== v48 ==
## alu_top
module alu_top(
    input             clk,
    input      [31:0] a_in,
    input      [31:0] b_in,
    input      [3:0]  aluc_in,
    output reg [31:0] r_out,
    output reg        zero_out,
    output reg        overflow_out
    );
Size in the first run: about 1100 cells after synthesis, roughly 100 flip-flops, about 100 I/O pins, roughly 0.0092 mm2 of cells after synthesis.
==> flow/config.mk <==
export PLATFORM = sky130hd
export DESIGN_NAME = alu_top
export DESIGN_NICKNAME = alu_top
export VERILOG_FILES = /design/flow/design.v
export SDC_FILE = /design/flow/constraint.sdc
export NUM_CORES = 4
export LEC_CHECK = 0
export CAP_MARGIN = 20
export CORE_MARGIN = 2
export CORE_UTILIZATION = 72
export CTS_CLUSTER_DIAMETER = 62
export PLACE_DENSITY = 0.66
export SLEW_MARGIN = 20
==> flow/constraint.sdc <==
create_clock -name core_clock -period 5.73 [get_ports {clk}]
set_input_delay 1.1460 -clock core_clock [delete_from_list [all_inputs] [get_ports {clk}]]
set_output_delay 1.1460 -clock core_clock [all_outputs]
set_load 0.01 [all_outputs]
run.sh (not shown) runs the stock make flow with config.mk's settings and CLKGATE_MAP_FILE=.
v48 completed end to end; final checks failed (negative setup slack).
The inputs of v12 differ from those of v48 as listed below.
- CORE_UTILIZATION: 72 -> 40
- PLACE_DENSITY: 0.66 -> unset
- CTS_CLUSTER_SIZE: unset -> 100
- TNS_END_PERCENT: unset -> 5
- CTS_CLUSTER_DIAMETER: 62 -> unset
- the clock period (ns, I/O delays scaled along): 5.73 -> 6.0
## What came out
v12 | stages: all done | timing, DRC, antenna: all pass. Measured against each other, v12 and v48 differ in combinational power share, the lower figure coming from v48. When v12 is measured against v48, its total die size turns out 0.010 mm2 higher. Diff v48 -> v12: portion of the clock cycle consumed by the worst path in the final layout now smaller, slew at the pin closest to its max-slew limit now smaller. Changes observed in v12 relative to v48: clock share of power dropped 1.6 points; non-clock buffer contribution to total cell area dropped 0.25 points; area occupied by multi-input gates dropped about 1.3%; sequential cell fraction of total power climbed 1.3 points.
Relative to v12, the following input files were edited for v32:
- SETUP_SLACK_MARGIN newly set to -0.35
- CORE_ASPECT_RATIO newly set to 0.5
- CORE_MARGIN changed from 2 to 9
- ABC_AREA newly set to 0
- CORE_UTILIZATION changed from 40 to 58
- CTS_CLUSTER_DIAMETER newly set to 232
- PLACE_DENSITY newly set to 0.92
## What came out
- Across v12 and v32, a clean result was obtained everywhere but in v32.
- Although it ran to completion, v32 produced a layout that fails the final checks because of negative setup slack.
- Compared with v12, cell count in v32 decreased by a few percent.
- Between v32 and v12, wire length of the first global-routing pass is lower for v12, v32 comes in above that.
- From v12 to v32 the numbers moved as follows: placeable core region now sits lower; final worst setup slack fell by 0.40 ns.
- Total power of v32 is higher than that of v12.
- Going from v12 to v32, post-detailed-placement cell area has decreased; final cycle utilization of the critical path has increased; layout filler cell count has decreased; number of cell rows has decreased.
- v32 vs. v12: share of the core filled with cells in the final layout went up by 24 points.
- Combinational gate area in v32 vs v12: down 0.81%
--- input diff v32..v8 ---
- a deleted CTS_CLUSTER_DIAMETER that had been 232
- a deleted TNS_END_PERCENT that had been 5
- a change of CORE_MARGIN from 9 to 2
- a change of CORE_UTILIZATION from 58 to 64
- a change of ABC_AREA from 0 to 1
- a deleted SETUP_SLACK_MARGIN that had been -0.35
- a deleted CTS_CLUSTER_SIZE that had been 100
- a deleted CORE_ASPECT_RATIO that had been 0.5
- a deleted PLACE_DENSITY that had been 0.92
- a change of the clock period (ns, I/O delays scaled along) from 6.0 to 6.85
### Flow results
v8 | status: complete | timing, DRC, antenna: pass. From v32 to v8 the numbers moved as follows: slew at the pin with the worst max-slew slack dropped 0.17 ns, sequential cell fraction of total power rose by 1.2 points, combinational share of cell area dropped 1.4 points, post-route minimum period went down. In the flow results for v32 and v8, the compound-gate portion of the synthesized area is smaller on v8. Looking at standard cell with the maximum stage delay on the critical path, the ha_1 result is from v8; the or4_1 one comes from v32.

---

v33:
The RTL this note starts from:
==> flow/design.v <==
`timescale 1ns / 1ps
module alu_top(
    input             clk,
    input      [31:0] a_in,
    input      [31:0] b_in,
    input      [3:0]  aluc_in,
    output reg [31:0] r_out,
    output reg        zero_out,
    output reg        overflow_out
    );
    reg  [31:0] a_q, b_q;
    reg  [3:0]  aluc_q;
    wire [31:0] r;
    wire        zero, overflow;
    alu u_alu(.a(a_q), .b(b_q), .overflow(overflow), .zero(zero), .r(r), .aluc(aluc_q));
    always @(posedge clk) begin
        a_q          <= a_in;
        b_q          <= b_in;
        aluc_q       <= aluc_in;
        r_out        <= r;
        zero_out     <= zero;
        overflow_out <= overflow;
    end
endmodule

`timescale 1ns / 1ps
module alu(
    input [31:0]a,
    input [31:0]b,
    output overflow,
    output zero,
    output [31:0]r,
    input [3:0] aluc   
    );
    parameter Add    =    3'b000;     
    parameter Addu    =    3'b010;     
    parameter Sub    =     3'b001;     
    parameter Subu    =    3'b011;     
    parameter And    =    3'b100;     
    parameter Or    =    3'b101;     
    parameter Xor    =    3'b110;     
	 parameter Lui1    =    3'b111;     
	 wire signed [31:0] sa=a,sb=b;
	 reg [32:0]result;
always@(*)begin
        case(aluc)
            Addu: begin
                result=a+b;
            end
            Subu: begin
                result=a-b;
            end
            Add: begin
                result=sa+sb;
            end
            Sub: begin
                result=sa-sb;
            end
            And: begin
                result=a&b;
            end
            Or: begin
                result=a|b;
            end
            Xor: begin
                result=a^b;
            end
            Lui1: begin
				result = {b[15:0], 16'b0};
				end
            default:
                result=a+b;
        endcase
    end
    assign r=result[31:0];
    assign zero=(r==32'b0)?1:0;
    assign overflow=result[32];
endmodule
Settings: LEC_CHECK=0, CAP_MARGIN=20, CORE_MARGIN=2, CORE_UTILIZATION=71, CTS_CLUSTER_SIZE=15, HOLD_SLACK_MARGIN=-0.1, PLACE_DENSITY_LB_ADDON=0.24, SETUP_SLACK_MARGIN=-0.41, SLEW_MARGIN=20; clock period 4.71 ns.
Stage in which a tool error killed v33: 4_1_cts.
[inputs] v7 vs v33
# v33
export LEC_CHECK = 0
export CAP_MARGIN = 20
export CORE_MARGIN = 2
export CORE_UTILIZATION = 71
export CTS_CLUSTER_SIZE = 15
export HOLD_SLACK_MARGIN = -0.1
export PLACE_DENSITY_LB_ADDON = 0.24
export SETUP_SLACK_MARGIN = -0.41
export SLEW_MARGIN = 20
create_clock -name core_clock -period 4.71 [get_ports {clk}]
# v7
export LEC_CHECK = 0
export CAP_MARGIN = 20
export CORE_MARGIN = 2
export CORE_UTILIZATION = 72
export CTS_CLUSTER_DIAMETER = 52
export PLACE_DENSITY = 0.37
export SLEW_MARGIN = 20
create_clock -name core_clock -period 5.34 [get_ports {clk}]
### Flow results
v33 never completed, since it errored out during 4_1_cts.
Layout checks on v7: not met. Flow itself completed; violations: negative setup slack.
On v7: area after detailed placement is 1400 sq um lower than what v33 gave.
Die outline width delta for v7 relative to v33: 0.67% lower
Sort v7 and v33 by placer congestion estimate desc -> top: v7
diff inputs: v7 => v20
# v7
export LEC_CHECK = 0
export CAP_MARGIN = 20
export CORE_MARGIN = 2
export CORE_UTILIZATION = 72
export CTS_CLUSTER_DIAMETER = 52
export PLACE_DENSITY = 0.37
export SLEW_MARGIN = 20
create_clock -name core_clock -period 5.34 [get_ports {clk}]
# v20
export LEC_CHECK = 0
export CAP_MARGIN = 20
export CORE_MARGIN = 2
export CORE_UTILIZATION = 72
export CTS_CLUSTER_DIAMETER = 52
export PLACE_DENSITY = 0.37
export SLEW_MARGIN = 20
create_clock -name core_clock -period 5.48 [get_ports {clk}]
[summary]
- v20 terminated abnormally: 5_1_grt reported GRT-0232.
- Going from v7 to v20, cell area reported after detailed placement shrank slightly.
- As far as core footprint goes, v7 and v20 are indistinguishable; the numbers are identical.
- Comparing v7 against v20, there is no change at all in number of instances in the synthesized netlist.
## Diff of input files: v25 against v20
# v20
export LEC_CHECK = 0
export CAP_MARGIN = 20
export CORE_MARGIN = 2
export CORE_UTILIZATION = 72
export CTS_CLUSTER_DIAMETER = 52
export PLACE_DENSITY = 0.37
export SLEW_MARGIN = 20
create_clock -name core_clock -period 5.48 [get_ports {clk}]
# v25
export LEC_CHECK = 0
export CAP_MARGIN = 35
export CORE_MARGIN = 2
export CORE_UTILIZATION = 72
export CTS_CLUSTER_DIAMETER = 52
export CTS_CLUSTER_SIZE = 22
export PLACE_DENSITY = 0.37
export SLEW_MARGIN = 20
create_clock -name core_clock -period 5.34 [get_ports {clk}]
Notes after the runs:
Every stage of v25 finished as expected; the final checks, on the other hand, flagged negative setup slack, which means the layout fails.
Going from v20 to v25, the post-cts sizing count was found to have gone down by 3.
v25 vs. v20: area after synthesis comparable, simple-gate share of the synthesized area comparable, height of the chip comparable.
Power and IR drop assume default switching activity.
